// cfs_aligner
  module cfs_aligner#(
    parameter ALGN_DATA_WIDTH = 32,
    parameter FIFO_DEPTH      = 8,
    localparam int unsigned APB_ADDR_WIDTH    = 16,
    localparam int unsigned APB_DATA_WIDTH    = 32,
    localparam int unsigned ALGN_OFFSET_WIDTH = ALGN_DATA_WIDTH <= 8 ? 1 : $clog2(ALGN_DATA_WIDTH/8),
    localparam int unsigned ALGN_SIZE_WIDTH   = $clog2(ALGN_DATA_WIDTH/8)+1
  ) (
    input wire clk,
    input wire reset_n,
    input wire[APB_ADDR_WIDTH-1:0]    paddr,
    input wire                        pwrite,
    input wire                        psel,
    input wire                        penable,
    input wire[APB_DATA_WIDTH-1:0]    pwdata,
    output wire                       pready,
    output reg[APB_DATA_WIDTH-1:0]    prdata,
    output reg                        pslverr,
    input                             md_rx_valid,
    input[ALGN_DATA_WIDTH-1:0]        md_rx_data,
    input[ALGN_OFFSET_WIDTH-1:0]      md_rx_offset,
    input[ALGN_SIZE_WIDTH-1:0]        md_rx_size,
    output reg                        md_rx_ready,
    output reg                        md_rx_err,
    output reg                        md_tx_valid,
    output reg[ALGN_DATA_WIDTH-1:0]   md_tx_data,
    output reg[ALGN_OFFSET_WIDTH-1:0] md_tx_offset,
    output reg[ALGN_SIZE_WIDTH-1:0]   md_tx_size,
    input                             md_tx_ready,
    input                             md_tx_err,
    output reg                        irq
  );
clock: 10.4 ns
lec_check: 0
abc_area: 0
cap_margin: 10
cell_pad_in_sites_detail_placement: 1
core_margin: 2
core_utilization: 35
cts_cluster_size: 41
gpl_routability_driven: 1
gpl_timing_driven: 1
place_density_lb_addon: 0.1
setup_slack_margin: -1.0
slew_margin: 25
run.sh (not shown) runs the stock make flow with config.mk's settings and CLKGATE_MAP_FILE=.
The baseline passed the timing, design-rule and antenna checks.
Next try:
Settings changed: ABC_AREA 0 to 1, CAP_MARGIN 10 to 20, CELL_PAD_IN_SITES_DETAIL_PLACEMENT 1 to not set, CORE_UTILIZATION 35 to 66, CTS_CLUSTER_SIZE 41 to not set, GPL_ROUTABILITY_DRIVEN 1 to not set, GPL_TIMING_DRIVEN 1 to not set, PLACE_DENSITY_LB_ADDON 0.1 to not set, SETUP_SLACK_MARGIN -1.0 to not set, SLEW_MARGIN 25 to 5.
Clock period 10.4 ns to 5.68 ns, I/O delays scaled along.
What happened: The new run went through all stages and came out clean; cell count is higher by 2.5%; worst setup slack is worse by 1.1 ns; design area is lower by 0.62%; clock skew is higher by 0.0090 ns; worst hold slack is worse by 0.018 ns; wire length is lower by 12%; utilization is higher by 35 points; critical path depth is higher by 13.
Next try:
Settings changed: ABC_AREA 1 to not set, CORE_UTILIZATION 66 to 72, CTS_CLUSTER_SIZE set to 49, SETUP_SLACK_MARGIN set to 1.14, SLEW_MARGIN 5 to 20.
Clock period 5.68 ns to 4.98 ns, I/O delays scaled along.
=> The new run completed and failed the layout checks on setup timing; hold slack is worse by 0.086 ns; synthesized cell count drops by 21%; via count climbs by 10%.
Next try:
Settings changed: CTS_CLUSTER_DIAMETER set to 26, PLACE_DENSITY set to 0.64.
This time the run ended with an error in 5_1_grt, error GRT-0116. Die area stays the same. Synthesized cell count is unchanged. Area after synthesis stays the same.

cfs_aligner again, from the RTL that the note above started with.
Settings: LEC_CHECK=0, CAP_MARGIN=0, CORE_ASPECT_RATIO=0.89, CORE_MARGIN=2, CORE_UTILIZATION=72, CTS_CLUSTER_DIAMETER=205, CTS_CLUSTER_SIZE=14, HOLD_SLACK_MARGIN=0.29, PLACE_DENSITY=0.36, SETUP_SLACK_MARGIN=1.11, SLEW_MARGIN=20; clock period 3.88 ns.
The starting point never finished: it broke off in global routing (5_1_grt) with GRT-0232.
Next try:
==> flow/config.mk (replaced) <==
export PLATFORM = sky130hd
export DESIGN_NAME = cfs_aligner
export DESIGN_NICKNAME = cfs_aligner
export VERILOG_FILES = /design/flow/design.v
export SDC_FILE = /design/flow/constraint.sdc
export NUM_CORES = 4
export LEC_CHECK = 0
export CAP_MARGIN = 20
export CORE_MARGIN = 2
export CORE_UTILIZATION = 11
export SLEW_MARGIN = 20
==> flow/constraint.sdc (replaced) <==
create_clock -name core_clock -period 11.8 [get_ports {clk}]
set_input_delay 2.3600 -clock core_clock [delete_from_list [all_inputs] [get_ports {clk}]]
set_output_delay 2.3600 -clock core_clock [all_outputs]
set_load 0.01 [all_outputs]
Result: With this change the flow finished with timing, DRC and antenna clean; die size rises to 6.4 times its value; synthesized cell count does not change; synthesized area stays the same.
Next try:
--- a/flow/config.mk
+++ b/flow/config.mk
@@ -8,4 +8,4 @@
 export CAP_MARGIN = 20
 export CORE_MARGIN = 2
-export CORE_UTILIZATION = 11
+export CORE_UTILIZATION = 40
 export SLEW_MARGIN = 20
==> flow/constraint.sdc (replaced) <==
create_clock -name core_clock -period 8.62 [get_ports {clk}]
set_input_delay 1.7240 -clock core_clock [delete_from_list [all_inputs] [get_ports {clk}]]
set_output_delay 1.7240 -clock core_clock [all_outputs]
set_load 0.01 [all_outputs]
Design area goes down by roughly a tenth; synthesized area stays the same; hold slack improved by 0.016 ns; global-route usage went up by 16 points.
Next try:
--- a/flow/config.mk
+++ b/flow/config.mk
@@ -8,4 +8,4 @@
 export CAP_MARGIN = 20
 export CORE_MARGIN = 2
-export CORE_UTILIZATION = 40
+export CORE_UTILIZATION = 63
 export SLEW_MARGIN = 20
==> flow/constraint.sdc (replaced) <==
create_clock -name core_clock -period 4.98 [get_ports {clk}]
set_input_delay 0.9960 -clock core_clock [delete_from_list [all_inputs] [get_ports {clk}]]
set_output_delay 0.9960 -clock core_clock [all_outputs]
set_load 0.01 [all_outputs]
After rerunning: Clock skew decreases by 0.026 ns; design area increases by 3.0%; die area decreases by 36%; non-clock buffer count increases by 175.

== build 42 ==
cfs_aligner again, from the RTL that the note above started with.
## cfs_aligner
  module cfs_aligner#(
    parameter ALGN_DATA_WIDTH = 32,
    parameter FIFO_DEPTH      = 8,
    localparam int unsigned APB_ADDR_WIDTH    = 16,
    localparam int unsigned APB_DATA_WIDTH    = 32,
    localparam int unsigned ALGN_OFFSET_WIDTH = ALGN_DATA_WIDTH <= 8 ? 1 : $clog2(ALGN_DATA_WIDTH/8),
    localparam int unsigned ALGN_SIZE_WIDTH   = $clog2(ALGN_DATA_WIDTH/8)+1
  ) (
    input wire clk,
    input wire reset_n,
    input wire[APB_ADDR_WIDTH-1:0]    paddr,
    input wire                        pwrite,
    input wire                        psel,
    input wire                        penable,
    input wire[APB_DATA_WIDTH-1:0]    pwdata,
    output wire                       pready,
    output reg[APB_DATA_WIDTH-1:0]    prdata,
    output reg                        pslverr,
    input                             md_rx_valid,
    input[ALGN_DATA_WIDTH-1:0]        md_rx_data,
    input[ALGN_OFFSET_WIDTH-1:0]      md_rx_offset,
    input[ALGN_SIZE_WIDTH-1:0]        md_rx_size,
    output reg                        md_rx_ready,
    output reg                        md_rx_err,
    output reg                        md_tx_valid,
    output reg[ALGN_DATA_WIDTH-1:0]   md_tx_data,
    output reg[ALGN_OFFSET_WIDTH-1:0] md_tx_offset,
    output reg[ALGN_SIZE_WIDTH-1:0]   md_tx_size,
    input                             md_tx_ready,
    input                             md_tx_err,
    output reg                        irq
  );
Settings: LEC_CHECK=0, CAP_MARGIN=15, CORE_MARGIN=2, CORE_UTILIZATION=70, CTS_CLUSTER_SIZE=37, SETUP_SLACK_MARGIN=0.71, SLEW_MARGIN=20; clock period 4.84 ns.
To summarise build 42: no stage aborted, but the layout did not pass its checks, failing on negative setup slack.
Relative to build 42, the following input files were edited for build 79:
diff --git a/flow/config.mk b/flow/config.mk
--- a/flow/config.mk
+++ b/flow/config.mk
@@ -6,8 +6,13 @@
 export NUM_CORES = 4
 export LEC_CHECK = 0
-export CAP_MARGIN = 15
+export ABC_AREA = 0
+export CAP_MARGIN = 10
+export CELL_PAD_IN_SITES_DETAIL_PLACEMENT = 0
 export CORE_MARGIN = 2
-export CORE_UTILIZATION = 70
-export CTS_CLUSTER_SIZE = 37
+export CORE_UTILIZATION = 72
+export CTS_CLUSTER_SIZE = 41
+export GPL_ROUTABILITY_DRIVEN = 1
+export GPL_TIMING_DRIVEN = 1
+export PLACE_DENSITY = 0.66
 export SETUP_SLACK_MARGIN = 0.71
-export SLEW_MARGIN = 20
+export SLEW_MARGIN = 35
## What came out
Across build 79 and build 42, no clean finish was achieved.
Die boundary height (higher): build 42
For the critical path depth, build 79 came in 11 lower than build 42 did.
Number of fill cells for build 79: 152 down relative to build 42
met3 demand-to-capacity share in global routing in build 79 is 2.6 points higher than in build 42
Comparing build 42 against build 79, there is no change at all in async set-reset flop share out of synthesis.
Re floorplan die width: build 42 was higher than build 79.
Build 79 improves on build 42 in post-layout worst setup margin.
Input-level comparison between build 82 and build 79:
==> flow/config.mk <==
export PLATFORM = sky130hd
export DESIGN_NAME = cfs_aligner
export DESIGN_NICKNAME = cfs_aligner
export VERILOG_FILES = /design/flow/design.v
export SDC_FILE = /design/flow/constraint.sdc
export NUM_CORES = 4
export LEC_CHECK = 0
export ABC_AREA = 1
export CAP_MARGIN = 20
export CORE_MARGIN = 2
export CORE_UTILIZATION = 72
export SLEW_MARGIN = 40
==> flow/constraint.sdc <==
create_clock -name core_clock -period 5.68 [get_ports {clk}]
set_input_delay 1.1360 -clock core_clock [delete_from_list [all_inputs] [get_ports {clk}]]
set_output_delay 1.1360 -clock core_clock [all_outputs]
set_load 0.01 [all_outputs]
[summary]
No stage failed in build 82, and the final checks on the layout all came back clean. Taking build 79 as the reference, in build 82 layout-stage area growth over the synthesis result saw a decrease; headroom to the max-slew limit saw an increase. Final cell count, build 82 vs build 79: up by more than 10%. simple AND/OR/NAND/NOR gates as the main kind of combinational logic by area was reported by build 82, and AND-OR/OR-AND gates by build 79. Of build 82 and build 79, it is build 82 that has the higher relative area of clock buffers and inverters in the final design. Against build 79 as the reference, build 82 delivers a higher worst hold slack across all endpoints. Going from build 79 to build 82, part of the cycle the worst path needs decreased 5.3 points, depth of the critical timing path with buffers and inverters included increased 7.

cfs_aligner again, from the RTL that the note above started with.
clock: 7.26 ns
lec_check: 0
abc_area: 1
cap_margin: 20
core_margin: 8
core_utilization: 49
cts_cluster_size: 76
gpl_timing_driven: 0
max_routing_layer: met5
min_routing_layer: met2
place_density_lb_addon: 0.2
setup_slack_margin: 1.32
slew_margin: 20
Next try:
ABC_AREA = unset   (was 1)
CORE_MARGIN = 2   (was 8)
CORE_UTILIZATION = 40   (was 49)
CTS_CLUSTER_SIZE = unset   (was 76)
GPL_TIMING_DRIVEN = unset   (was 0)
MAX_ROUTING_LAYER = unset   (was met5)
MIN_ROUTING_LAYER = unset   (was met2)
PLACE_DENSITY_LB_ADDON = unset   (was 0.2)
SETUP_SLACK_MARGIN = -0.71   (was 1.32)
clock period = 8.62 ns   (was 7.26 ns; I/O delays follow)
Cell area decreases by 3.3%.
Utilization shrinks by 12 points.
Setup slack degrades by 880 ps.
Routed wire length fell by 9.0%.
Via count drops by 34%.
Hold slack degrades by 8.4 ps.
Clock-buffer cell count grows by 1.
Next try:
CORE_UTILIZATION = 72   (was 40)
CTS_CLUSTER_SIZE = 48   (was unset)
SETUP_SLACK_MARGIN = -0.35   (was -0.71)
clock period = 4.84 ns   (was 8.62 ns; I/O delays follow)
After rerunning: The new run finished with setup timing left; worst setup slack is worse by 1000 ps; routed wire length went up by about 22%; worst hold slack is worse by 120 ps; via count went up by 19%; cell count went down by about 7.5%; utilization went up by 39 points.
Next try:
ABC_AREA = 0   (was unset)
CAP_MARGIN = 10   (was 20)
CELL_PAD_IN_SITES_DETAIL_PLACEMENT = 0   (was unset)
CTS_CLUSTER_DIAMETER = 29   (was unset)
CTS_CLUSTER_SIZE = 41   (was 48)
GPL_ROUTABILITY_DRIVEN = 1   (was unset)
GPL_TIMING_DRIVEN = 1   (was unset)
PLACE_DENSITY = 0.66   (was unset)
SETUP_SLACK_MARGIN = 0.71   (was -0.35)
SLEW_MARGIN = 35   (was 20)
=> This time the run never finished: it broke off in 5_1_grt with GRT-0232. Die size is unchanged. Synthesized area is unchanged. Synthesized cell count stays the same.

cfs_aligner again, from the RTL that the note above started with.
export LEC_CHECK = 0
export ABC_AREA = 1
export CAP_MARGIN = 15
export CELL_PAD_IN_SITES_DETAIL_PLACEMENT = 1
export CELL_PAD_IN_SITES_GLOBAL_PLACEMENT = 2
export CORE_ASPECT_RATIO = 1.11
export CORE_MARGIN = 6
export CORE_UTILIZATION = 40
export GPL_ROUTABILITY_DRIVEN = 1
export MAX_ROUTING_LAYER = met5
export MIN_ROUTING_LAYER = met2
export PLACE_DENSITY = 0.4
export SETUP_SLACK_MARGIN = 2.5
export SLEW_MARGIN = 15
export TNS_END_PERCENT = 45
create_clock -name core_clock -period 11.9 [get_ports {clk}]
Rerun with:
Settings changed: CAP_MARGIN 15 to 20, CELL_PAD_IN_SITES_GLOBAL_PLACEMENT 2 to not set, CORE_ASPECT_RATIO 1.11 to 1.28, MAX_ROUTING_LAYER met5 to not set, MIN_ROUTING_LAYER met2 to not set.
Outcome: Sequential share of layout area is about the same; global-route usage decreases by 13 points; hold slack improves by 0.013 ns; routed wire length fell by 5.4%; die size hardly moves; maximum frequency is higher by 1.3%.
Rerun with:
Settings changed: CAP_MARGIN 20 to 5, CORE_ASPECT_RATIO 1.28 to 0.63, PLACE_DENSITY 0.4 to not set, SLEW_MARGIN 15 to 20, TNS_END_PERCENT 45 to 40.
Clock period 11.9 ns to 10.0 ns, I/O delays scaled along.
The changed run passed the timing, design-rule and antenna checks.
Utilization shrinks by 0.20 points.
Setup slack got worse by 0.43 ns.
Flip-flop count does not change.
Wire length goes down by 3.3%.
Final area decreases by 0.68%.
Cell count shrinks by 0.31%.
Non-clock buffer count came out lower by 4.
Count of clock-buffer cells in the layout goes down by 1.
Rerun with:
Settings changed: ABC_AREA 1 to not set, CAP_MARGIN 5 to 20, CELL_PAD_IN_SITES_DETAIL_PLACEMENT 1 to not set, CORE_ASPECT_RATIO 0.63 to not set, CORE_MARGIN 6 to 2, GPL_ROUTABILITY_DRIVEN 1 to not set, SETUP_SLACK_MARGIN 2.5 to not set, TNS_END_PERCENT 40 to not set.
Clock period 10.0 ns to 7.39 ns, I/O delays scaled along.
The new run produced a clean layout.
Final area climbs by 0.75%.
Clock-buffer cell count drops by 7.
Setup slack is worse by 2.4 ns.
Final cell count drops by 15%.
Flip-flop count is unchanged.
Hold slack is worse by 0.013 ns.

== job 737 ==
cfs_aligner again, from the RTL that the note above started with.
Settings: LEC_CHECK=0, ABC_AREA=1, CAP_MARGIN=20, CORE_MARGIN=2, CORE_UTILIZATION=72, PLACE_DENSITY=0.66, SLEW_MARGIN=5; clock period 6.25 ns.
From the logs: job 737 reached the end of the flow and failed the layout checks with negative setup slack.
### job 737 -> job 1946
# job 737
export LEC_CHECK = 0
export ABC_AREA = 1
export CAP_MARGIN = 20
export CORE_MARGIN = 2
export CORE_UTILIZATION = 72
export PLACE_DENSITY = 0.66
export SLEW_MARGIN = 5
create_clock -name core_clock -period 6.25 [get_ports {clk}]
# job 1946
export LEC_CHECK = 0
export CAP_MARGIN = 20
export CORE_MARGIN = 2
export CORE_UTILIZATION = 72
export CTS_CLUSTER_SIZE = 40
export PLACE_DENSITY = 0.66
export SLEW_MARGIN = 20
create_clock -name core_clock -period 4.81 [get_ports {clk}]
[summary]
Job 1946 completed end to end; final checks failed (negative setup slack). Of the two values seen for capture point of the worst path, core.ctrl.push_data[36] was produced by job 1946 and md_rx_ready by job 737. [compare] base=job 737 new=job 1946: global-route wire length before repair shows an increase of 15 mm, synthesized chip area reported by yosys shows a reduction of about 1.1%, core area shows a reduction of 0.62%. The worst setup path category comes out in -> out in one run and reg -> reg in the other, namely in job 737 and job 1946 respectively. Area share of fa/ha/maj cells after synthesis delta (job 1946 -> job 737): insignificant.
Here is what was changed in the inputs of job 8094 compared with job 1946.
# job 1946
export LEC_CHECK = 0
export CAP_MARGIN = 20
export CORE_MARGIN = 2
export CORE_UTILIZATION = 72
export CTS_CLUSTER_SIZE = 40
export PLACE_DENSITY = 0.66
export SLEW_MARGIN = 20
create_clock -name core_clock -period 4.81 [get_ports {clk}]
# job 8094
export LEC_CHECK = 0
export CAP_MARGIN = 15
export CORE_MARGIN = 2
export CORE_UTILIZATION = 72
export CTS_CLUSTER_DIAMETER = 25
export CTS_CLUSTER_SIZE = 40
export HOLD_SLACK_MARGIN = -0.05
export PLACE_DENSITY = 0.66
export SETUP_SLACK_MARGIN = 1.39
export SLEW_MARGIN = 20
create_clock -name core_clock -period 4.81 [get_ports {clk}]
[summary]
Job 1946 and job 8094 ended up with nearly the same x dimension of the die. From job 1946 to job 8094, pre-placement core utilization did not move at all. Diff job 1946 -> job 8094: post-synthesis share of cell area spent on and-or and or-and gates shows no meaningful change; post-detailed-placement cell area lower. Job 1946 → job 8094: count of unique library cells instantiated by Yosys comparable; number of buffers on the longest clock path comparable; post-placement worst setup slack now larger; number of gates given a new drive strength after cts now larger. Job 8094 against job 1946; estimated wirelength of the detail-placed design is down by a few percent. The remaining runs in job 1946 and job 8094 completed every stage, whereas job 8094 halted early. Although it ran to completion, job 1946 produced a layout that fails the final checks because of negative setup slack.
### job 8094 -> job 8718
# job 8094
export LEC_CHECK = 0
export CAP_MARGIN = 15
export CORE_MARGIN = 2
export CORE_UTILIZATION = 72
export CTS_CLUSTER_DIAMETER = 25
export CTS_CLUSTER_SIZE = 40
export HOLD_SLACK_MARGIN = -0.05
export PLACE_DENSITY = 0.66
export SETUP_SLACK_MARGIN = 1.39
export SLEW_MARGIN = 20
create_clock -name core_clock -period 4.81 [get_ports {clk}]
# job 8718
export LEC_CHECK = 0
export CAP_MARGIN = 20
export CORE_MARGIN = 2
export CORE_UTILIZATION = 66
export CTS_CLUSTER_SIZE = 40
export SLEW_MARGIN = 20
create_clock -name core_clock -period 5.84 [get_ports {clk}]
--- outcome ---
Job 8718: flow completed, timing, DRC and antenna clean
Diff job 8094..job 8718 | yosys cell count | unchanged
Number of cells in the design after placement, job 8718 vs job 8094: down slightly
Lower vertical die dimension goes to job 8094 over job 8718.
Going from job 8094 to job 8718, number of cells upsized or downsized after cts shrinks by 284.
Job 8718 vs. job 8094: count of H-tree levels built during CTS went down by 1.
Job 8094 -> job 8718: clock sink count delta 0, exact match
Compared with job 8094, job 8718 shows a lower weighted congestion at the end of routability-driven global placement.
Comparing job 8094 and job 8718, the lower detailed placer's ending HPWL was measured on job 8718.
Job 8718 against job 8094; row count is up by a few percent.
In the tables for job 8094 and job 8718, floorplan die width reads higher with job 8718.
Die area | job 8718 > job 8094
Inputs modified between job 8718 and job 4871:
# job 8718
export LEC_CHECK = 0
export CAP_MARGIN = 20
export CORE_MARGIN = 2
export CORE_UTILIZATION = 66
export CTS_CLUSTER_SIZE = 40
export SLEW_MARGIN = 20
create_clock -name core_clock -period 5.84 [get_ports {clk}]
# job 4871
export LEC_CHECK = 0
export CAP_MARGIN = 20
export CORE_MARGIN = 2
export CORE_UTILIZATION = 72
export CTS_CLUSTER_SIZE = 20
export PLACE_DENSITY_LB_ADDON = 0.04
export SETUP_SLACK_MARGIN = 1.11
export SLEW_MARGIN = 20
create_clock -name core_clock -period 3.88 [get_ports {clk}]
--- outcome ---
Job 8718 did not stop at any stage, and its layout met the timing, design-rule and antenna checks. Job 4871 did not finish: a tool error stopped it during 4_1_cts. Area fraction in full adders, half adders and majority gates came out exactly the same in job 4871 and job 8718. From job 8718 to job 4871 the numbers moved as follows: half-perimeter wire length after detailed placement rose by about 17%; placed instance area higher; die area saw a decrease. Re synthesized area: no difference whatsoever between job 8718 and job 4871.
#### Input delta (job 2452 over job 4871)
# job 4871
export LEC_CHECK = 0
export CAP_MARGIN = 20
export CORE_MARGIN = 2
export CORE_UTILIZATION = 72
export CTS_CLUSTER_SIZE = 20
export PLACE_DENSITY_LB_ADDON = 0.04
export SETUP_SLACK_MARGIN = 1.11
export SLEW_MARGIN = 20
create_clock -name core_clock -period 3.88 [get_ports {clk}]
# job 2452
export LEC_CHECK = 0
export CAP_MARGIN = 20
export CORE_MARGIN = 2
export CORE_UTILIZATION = 66
export SLEW_MARGIN = 20
create_clock -name core_clock -period 4.98 [get_ports {clk}]
Findings:
- In job 2452 the implementation completed, yet the final layout does not meet the checks, the culprit being negative setup slack.
- Job 2452 vs. job 4871: post-placement cell area went down, total instance count after detailed placement went down, register bit total from synthesis did not really move, initial standard-cell utilization of the core went down.
- Number of core rows: job 2452 > job 4871
- Comparing post-placement setup slack for job 4871 and job 2452, the smaller number came from job 4871.
- | die area | job 2452 vs job 4871 | about 9% higher |
